build 19:
==> flow/design.v (excerpt) <==
module ftdi_bridge
#(
     parameter MODE             = "SYNC"
    ,parameter CLK_DIV          = 2
    ,parameter GP_OUTPUTS       = 32
    ,parameter GP_INPUTS        = 32
    ,parameter GPIO_ADDRESS     = 32'hf0000000
    ,parameter GP_IN_EVENT_MASK = 0
    ,parameter AXI_ID           = 0
)
(
     input           clk_i
    ,input           rst_i
    ,input           ftdi_rxf_i
    ,input           ftdi_txe_i
    ,input  [  7:0]  ftdi_data_in_i
    ,input           mem_awready_i
    ,input           mem_wready_i
    ,input           mem_bvalid_i
    ,input  [  1:0]  mem_bresp_i
    ,input  [  3:0]  mem_bid_i
    ,input           mem_arready_i
    ,input           mem_rvalid_i
    ,input  [ 31:0]  mem_rdata_i
    ,input  [  1:0]  mem_rresp_i
    ,input  [  3:0]  mem_rid_i
    ,input           mem_rlast_i
    ,input  [ 31:0]  gp_inputs_i
    ,output          ftdi_siwua_o
    ,output          ftdi_wrn_o
    ,output          ftdi_rdn_o
    ,output          ftdi_oen_o
    ,output [  7:0]  ftdi_data_out_o
    ,output          mem_awvalid_o
    ,output [ 31:0]  mem_awaddr_o
    ,output [  3:0]  mem_awid_o
    ,output [  7:0]  mem_awlen_o
    ,output [  1:0]  mem_awburst_o
    ,output          mem_wvalid_o
    ,output [ 31:0]  mem_wdata_o
    ,output [  3:0]  mem_wstrb_o
    ,output          mem_wlast_o
    ,output          mem_bready_o
    ,output          mem_arvalid_o
    ,output [ 31:0]  mem_araddr_o
    ,output [  3:0]  mem_arid_o
    ,output [  7:0]  mem_arlen_o
    ,output [  1:0]  mem_arburst_o
    ,output          mem_rready_o
    ,output [ 31:0]  gp_outputs_o
);
localparam CMD_NOP          = 4'd0;
localparam CMD_WR           = 4'd1;
localparam CMD_RD           = 4'd2;
localparam CMD_GP_WR        = 4'd3;
localparam CMD_GP_RD        = 4'd4;
localparam CMD_GP_RD_CLR    = 4'd5;
localparam CMD_STREAM_ON    = 4'd6;
localparam CMD_STREAM_OFF   = 4'd7;
localparam LEN_W            = 12;
localparam DATA_W           = 8;
localparam STATE_W          = 4;
localparam STATE_IDLE       = 4'd0;
localparam STATE_CMD        = 4'd1;
localparam STATE_LEN        = 4'd2;
localparam STATE_ADDR0      = 4'd3;
localparam STATE_ADDR1      = 4'd4;
localparam STATE_ADDR2      = 4'd5;
localparam STATE_ADDR3      = 4'd6;
localparam STATE_WRITE      = 4'd7;
localparam STATE_READ       = 4'd8;
localparam STATE_DATA0      = 4'd9;
  ...
export LEC_CHECK = 0
export CAP_MARGIN = 5
export CELL_PAD_IN_SITES_DETAIL_PLACEMENT = 0
export CELL_PAD_IN_SITES_GLOBAL_PLACEMENT = 0
export CORE_MARGIN = 2
export CORE_UTILIZATION = 72
export CTS_CLUSTER_SIZE = 95
export MAX_ROUTING_LAYER = met5
export SETUP_SLACK_MARGIN = 0.17
export SLEW_MARGIN = 20
create_clock -name core_clock -period 2.11 [get_ports {clk_i}]
run.sh (not shown) runs the stock make flow with config.mk's settings and CLKGATE_MAP_FILE=.
Stage in which a tool error killed build 19: clock tree synthesis (4_1_cts).
#### Input delta (build 39 over build 19)
- changing CTS_CLUSTER_SIZE from 95 to 57
- changing SETUP_SLACK_MARGIN from 0.17 to -0.22
- changing CORE_UTILIZATION from 72 to 67
- changing the clock period (ns, I/O delays scaled along) from 2.11 to 3.02
## What came out
Area of the placeable core sits higher in build 39 than in build 19.
Diff build 39..build 19 | share of synthesized registers carrying an async set or reset | unchanged
Min half-perimeter wire length of the detailed placement result across build 19 and build 39: build 39
Build 19 and build 39 ended up with nearly the same fraction of the yosys area taken by sequential cells.
Of build 19 and build 39, the run reporting the higher die size was build 39.
Re count of library flops with an enable pin: no difference whatsoever between build 39 and build 19.
The final report for build 39 shows a completed flow and a layout that fails verification, specifically negative setup slack.
Reported for build 19 and build 39, tally of unique sky130hd cells used after synthesis turned out identical to the last digit.
Setup changes, build 39 to build 66
- clearing CELL_PAD_IN_SITES_GLOBAL_PLACEMENT, which used to be 0
- swapping 5 for 20 in CAP_MARGIN
- clearing CELL_PAD_IN_SITES_DETAIL_PLACEMENT, which used to be 0
- clearing SETUP_SLACK_MARGIN, which used to be -0.22
- clearing MAX_ROUTING_LAYER, which used to be met5
- swapping 67 for 70 in CORE_UTILIZATION
- swapping 57 for 32 in CTS_CLUSTER_SIZE
--- outcome ---
- Reported for build 39 and build 66, number of register bits inferred by synthesis turned out identical to the last digit.
- From build 39 to build 66, synthesized netlist cell count did not move at all.
- Summary of build 66 over build 39: pre-CTS setup slack went up 0.19 ns; initial standard-cell utilization of the core went up 2.9 points; post-synth area from yosys stat held.
- Compared with build 39, in build 66 routability congestion estimate fell about 2.4%; area of the core region fell about 4%; number of buffers inserted by post-CTS setup repair rose 34; count of standard-cell rows fell 2.0%; placed instance count fell 25.
- Build 66 did not finish; a tool error ended it in global routing (5_1_grt).
- Against build 39, build 66 comes in about 4% lower on die area.
Inputs modified between build 66 and build 31:
- changing CORE_UTILIZATION from 70 to 40
- removing CTS_CLUSTER_SIZE (formerly 32)
- changing the clock period (ns, I/O delays scaled along) from 3.02 to 10.0
[summary]
Build 66 → build 31: unique cell type count in the Yosys netlist roughly the same; cell count in the Yosys report roughly the same; cell count after placement higher. Build 31 completed every stage of the flow, and the final layout passed the timing, DRC and antenna checks.
Input changes introduced in build 29 (baseline for comparison: build 31):
- SETUP_SLACK_MARGIN newly set to -0.88
- CORE_ASPECT_RATIO newly set to 1.71
==> results <==
Comparing build 31 and build 29, routed wire length is lower on build 31.
Met3 routing resource usage after global routing: build 29 vs build 31 up 0.30 points
Highest metal layer with signal wires = met4: build 31; highest metal layer with signal wires = met5: build 29
Comparing the two runs side by side, build 29 comes out behind build 31 on power.
Path depth of the worst reg2reg path: build 29 vs build 31 down 8
The inputs of build 48 differ from those of build 29 as listed below.
- CORE_MARGIN: 2 -> 8
- CTS_CLUSTER_SIZE: unset -> 20
- CTS_CLUSTER_DIAMETER: unset -> 337
- GPL_ROUTABILITY_DRIVEN: unset -> 0
- PLACE_DENSITY_LB_ADDON: unset -> 0.27
- ABC_AREA: unset -> 1
- CELL_PAD_IN_SITES_GLOBAL_PLACEMENT: unset -> 2
- SETUP_SLACK_MARGIN: -0.88 -> unset
- CORE_ASPECT_RATIO: 1.71 -> unset
- GPL_TIMING_DRIVEN: unset -> 1
- MAX_ROUTING_LAYER: unset -> met4
- MIN_ROUTING_LAYER: unset -> met2
## What came out
Build 29 vs build 48, slowest cell on the critical path: sky130_fd_sc_hd__a22oi_1 vs sky130_fd_sc_hd__nor2_1
Summary: with build 29 as the reference, total cell area reported by yosys after synthesis in build 48 moved up by a few percent.
Between build 48 and build 29, synthesized cell count is higher for build 48, build 29 comes in under that.
Site row count delta for build 48 relative to build 29: about 20% lower
Against build 29, die area in build 48 came out worse.
The run showing the smaller routed length on met1 is build 48.

* * *

ftdi_bridge again, from the RTL that the note above started with.
## ftdi_bridge
module ftdi_bridge
#(
     parameter MODE             = "SYNC"
    ,parameter CLK_DIV          = 2
    ,parameter GP_OUTPUTS       = 32
    ,parameter GP_INPUTS        = 32
    ,parameter GPIO_ADDRESS     = 32'hf0000000
    ,parameter GP_IN_EVENT_MASK = 0
    ,parameter AXI_ID           = 0
)
(
     input           clk_i
    ,input           rst_i
    ,input           ftdi_rxf_i
    ,input           ftdi_txe_i
    ,input  [  7:0]  ftdi_data_in_i
    ,input           mem_awready_i
    ,input           mem_wready_i
    ,input           mem_bvalid_i
    ,input  [  1:0]  mem_bresp_i
    ,input  [  3:0]  mem_bid_i
    ,input           mem_arready_i
    ,input           mem_rvalid_i
    ,input  [ 31:0]  mem_rdata_i
    ,input  [  1:0]  mem_rresp_i
    ,input  [  3:0]  mem_rid_i
    ,input           mem_rlast_i
    ,input  [ 31:0]  gp_inputs_i
    ,output          ftdi_siwua_o
    ,output          ftdi_wrn_o
    ,output          ftdi_rdn_o
    ,output          ftdi_oen_o
    ,output [  7:0]  ftdi_data_out_o
    ,output          mem_awvalid_o
    ,output [ 31:0]  mem_awaddr_o
    ,output [  3:0]  mem_awid_o
    ,output [  7:0]  mem_awlen_o
    ,output [  1:0]  mem_awburst_o
    ,output          mem_wvalid_o
    ,output [ 31:0]  mem_wdata_o
    ,output [  3:0]  mem_wstrb_o
    ,output          mem_wlast_o
    ,output          mem_bready_o
    ,output          mem_arvalid_o
    ,output [ 31:0]  mem_araddr_o
    ,output [  3:0]  mem_arid_o
    ,output [  7:0]  mem_arlen_o
    ,output [  1:0]  mem_arburst_o
    ,output          mem_rready_o
    ,output [ 31:0]  gp_outputs_o
);
localparam CMD_NOP          = 4'd0;
localparam CMD_WR           = 4'd1;
localparam CMD_RD           = 4'd2;
localparam CMD_GP_WR        = 4'd3;
localparam CMD_GP_RD        = 4'd4;
localparam CMD_GP_RD_CLR    = 4'd5;
localparam CMD_STREAM_ON    = 4'd6;
localparam CMD_STREAM_OFF   = 4'd7;
localparam LEN_W            = 12;
localparam DATA_W           = 8;
localparam STATE_W          = 4;
  ...
Settings: LEC_CHECK=0, ABC_AREA=1, CAP_MARGIN=20, CORE_ASPECT_RATIO=1.15, CORE_MARGIN=7, CORE_UTILIZATION=26, CTS_CLUSTER_DIAMETER=244, MAX_ROUTING_LAYER=met4, SETUP_SLACK_MARGIN=-0.88, SLEW_MARGIN=0, TNS_END_PERCENT=35; clock period 10.0 ns.
==> next run, changes <==
HOLD_SLACK_MARGIN = 0.13   (was default)
MAX_ROUTING_LAYER = met5   (was met4)
MIN_ROUTING_LAYER = met1   (was default)
PLACE_DENSITY_LB_ADDON = 0.1   (was default)
SETUP_SLACK_MARGIN = 0.84   (was -0.88)
SLEW_MARGIN = 30   (was 0)
Hold slack hardly moves.
First-iteration DRC count came out lower by 34%.
Total power came out higher by 1.2%.
Global-route usage came out higher by 2.1 points.
Synthesized cell count stays the same.
Cell area came out higher by 0.43%.
==> next run, changes <==
ABC_AREA = default   (was 1)
CORE_ASPECT_RATIO = default   (was 1.15)
CORE_MARGIN = 2   (was 7)
CORE_UTILIZATION = 13   (was 26)
CTS_CLUSTER_DIAMETER = default   (was 244)
HOLD_SLACK_MARGIN = default   (was 0.13)
MAX_ROUTING_LAYER = default   (was met5)
MIN_ROUTING_LAYER = default   (was met1)
PLACE_DENSITY_LB_ADDON = default   (was 0.1)
SETUP_SLACK_MARGIN = default   (was 0.84)
SLEW_MARGIN = 20   (was 30)
TNS_END_PERCENT = default   (was 35)
clock period = 12.0 ns   (was 10.0 ns; I/O delays follow)
Outcome: Clock-buffer cell count went down by 75. Final area went down by 0.79%. Synthesized area went down by 5.3%. Setup slack is better by 1500 ps. Clock skew went up by 36 ps.
==> next run, changes <==
CORE_UTILIZATION = 70   (was 13)
CTS_CLUSTER_SIZE = 57   (was default)
SETUP_SLACK_MARGIN = -0.23   (was default)
clock period = 3.02 ns   (was 12.0 ns; I/O delays follow)
The changed run finished but fails on setup timing.
Register-to-register slack got worse by 7800 ps.
Routed wire length increases by 18%.
Utilization increases by 74 points.
Power increases to 4.8 times its value.
Clock skew decreases by 21 ps.

* * *

the previous run:
ftdi_bridge again, from the RTL that the note above started with.
==> flow/config.mk <==
export PLATFORM = sky130hd
export DESIGN_NAME = ftdi_bridge
export DESIGN_NICKNAME = ftdi_bridge
export VERILOG_FILES = /design/flow/design.v
export SDC_FILE = /design/flow/constraint.sdc
export NUM_CORES = 4
export LEC_CHECK = 0
export CAP_MARGIN = 10
export CELL_PAD_IN_SITES_DETAIL_PLACEMENT = 0
export CELL_PAD_IN_SITES_GLOBAL_PLACEMENT = 0
export CORE_MARGIN = 2
export CORE_UTILIZATION = 72
export CTS_CLUSTER_DIAMETER = 96
export CTS_CLUSTER_SIZE = 56
export MAX_ROUTING_LAYER = met5
export SETUP_SLACK_MARGIN = -0.16
export SLEW_MARGIN = 40
==> flow/constraint.sdc <==
create_clock -name core_clock -period 1.71 [get_ports {clk_i}]
set_input_delay 0.3420 -clock core_clock [delete_from_list [all_inputs] [get_ports {clk_i}]]
set_output_delay 0.3420 -clock core_clock [all_outputs]
set_load 0.01 [all_outputs]
The previous run did not make it past global routing (5_1_grt), where a tool error ended it.
> inputs changed (the previous run -> the current run)
Settings: SETUP_SLACK_MARGIN no longer set, was -0.16; CTS_CLUSTER_DIAMETER no longer set, was 96; CELL_PAD_IN_SITES_GLOBAL_PLACEMENT no longer set, was 0; SLEW_MARGIN now 20, was 40; CAP_MARGIN now 20, was 10; CELL_PAD_IN_SITES_DETAIL_PLACEMENT no longer set, was 0; MAX_ROUTING_LAYER no longer set, was met5; CTS_CLUSTER_SIZE no longer set, was 56; CORE_UTILIZATION now 40, was 72; the clock period (ns, I/O delays scaled along) now 5.43, was 1.71.
Results
The current run finished end to end and its layout was clean on timing, DRC and antenna. Compared with the previous run, in the current run post-CTS setup repair buffer count fell by 113; total placed cells including tap cells moved up; synthesized cell count saw little to no change; horizontal extent of the die rose by 34%; height of the chip increased 91 um. For number of cell rows, dividing the value from the current run by the value from the previous run gives 1.4. [the current run vs the previous run] post-placement worst setup slack: higher in the current run. Number of instances resized during post-cts repair came out lower on the current run than on the previous run.

* * *

Starting RTL as in the previous note.
clock: 7.25 ns
lec_check: 0
cap_margin: 5
core_margin: 2
core_utilization: 72
cts_cluster_diameter: 318
place_density: 0.67
setup_slack_margin: 1.0
slew_margin: 20
Change:
- CAP_MARGIN: 5 -> 20
- CORE_UTILIZATION: 72 -> 60
- CTS_CLUSTER_DIAMETER: 318 -> default
- PLACE_DENSITY: 0.67 -> default
- SETUP_SLACK_MARGIN: 1.0 -> default
- clock period: 7.25 -> 4.42 ns (I/O delays scaled with it)
=> The changed run produced a clean layout; non-clock buffer count went up by 163; cell area went up by 3.0%; maximum frequency grows by 25%; flip-flop count does not change; total power goes up by 70%; setup slack gets worse by 1.8 ns; synthesized cell count stays the same; via count went down by 3.5%; clock-buffer cell count grows by 12; final cell count increases by 7.4%.
Change:
- CORE_UTILIZATION: 60 -> 72
- CTS_CLUSTER_DIAMETER: default -> 99
- PLACE_DENSITY: default -> 0.67
- SETUP_SLACK_MARGIN: default -> -0.47
- clock period: 4.42 -> 6.28 ns (I/O delays scaled with it)
Outcome: The changed run passed the timing, DRC and antenna checks. Wire length increases slightly. Power fell by a quarter to a third. Setup slack is better by 1.1 ns. Worst hold slack is worse by 0.012 ns. Combinational power goes down by a quarter to a third. Clock power came out lower by a quarter to a third.

* * *

== run A ==
Starting RTL as in the previous note.
export LEC_CHECK = 0
export CAP_MARGIN = 20
export CORE_MARGIN = 2
export CORE_UTILIZATION = 72
export CTS_CLUSTER_DIAMETER = 100
export PLACE_DENSITY = 0.35
export SLEW_MARGIN = 20
create_clock -name core_clock -period 7.25 [get_ports {clk_i}]
Run A: all stages done; final checks FAILED (max-capacitance violations, max-slew violations).
The inputs of run B differ from those of run A as listed below.
# run A
export LEC_CHECK = 0
export CAP_MARGIN = 20
export CORE_MARGIN = 2
export CORE_UTILIZATION = 72
export CTS_CLUSTER_DIAMETER = 100
export PLACE_DENSITY = 0.35
export SLEW_MARGIN = 20
create_clock -name core_clock -period 7.25 [get_ports {clk_i}]
# run B
export LEC_CHECK = 0
export CAP_MARGIN = 20
export CORE_MARGIN = 2
export CORE_UTILIZATION = 71
export CTS_CLUSTER_SIZE = 41
export PLACE_DENSITY = 0.35
export SETUP_SLACK_MARGIN = 3.21
export SLEW_MARGIN = 20
create_clock -name core_clock -period 11.2 [get_ports {clk_i}]
## What came out
For switching power, dividing the value from run A by the value from run B gives 1.6.
Summary of the comparison: number of buffers inserted during clock tree synthesis is higher in run B, relative to run A.
Any difference in non-clock buffer count between run A and run B is small enough to ignore.
Across run A and run B, a clean result was obtained everywhere but in run A.
Run B has more setup slack than run A.
Setup changes, run B to run C
# run B
export LEC_CHECK = 0
export CAP_MARGIN = 20
export CORE_MARGIN = 2
export CORE_UTILIZATION = 71
export CTS_CLUSTER_SIZE = 41
export PLACE_DENSITY = 0.35
export SETUP_SLACK_MARGIN = 3.21
export SLEW_MARGIN = 20
create_clock -name core_clock -period 11.2 [get_ports {clk_i}]
# run C
export LEC_CHECK = 0
export CAP_MARGIN = 20
export CORE_MARGIN = 2
export CORE_UTILIZATION = 71
export SLEW_MARGIN = 20
create_clock -name core_clock -period 5.43 [get_ports {clk_i}]
Findings:
Changes observed in run C relative to run B: minimum clock period after layout shrank by 480 ps; fraction of standard cell area in multi-input logic saw a decrease.
Summary of run C over run B: switching fraction of total power barely changed, global-route met2 utilization saw an increase, number of buffers added by the clock tree synthesis step moved down, number of enable-type register cells in the synthesized netlist level, first-pass GRT wire length saw an increase.
Looking at worst hold slack across run C and run B, the one that comes out higher is run B.
Power figures rest on the tool's default switching activity, not on a simulated workload.
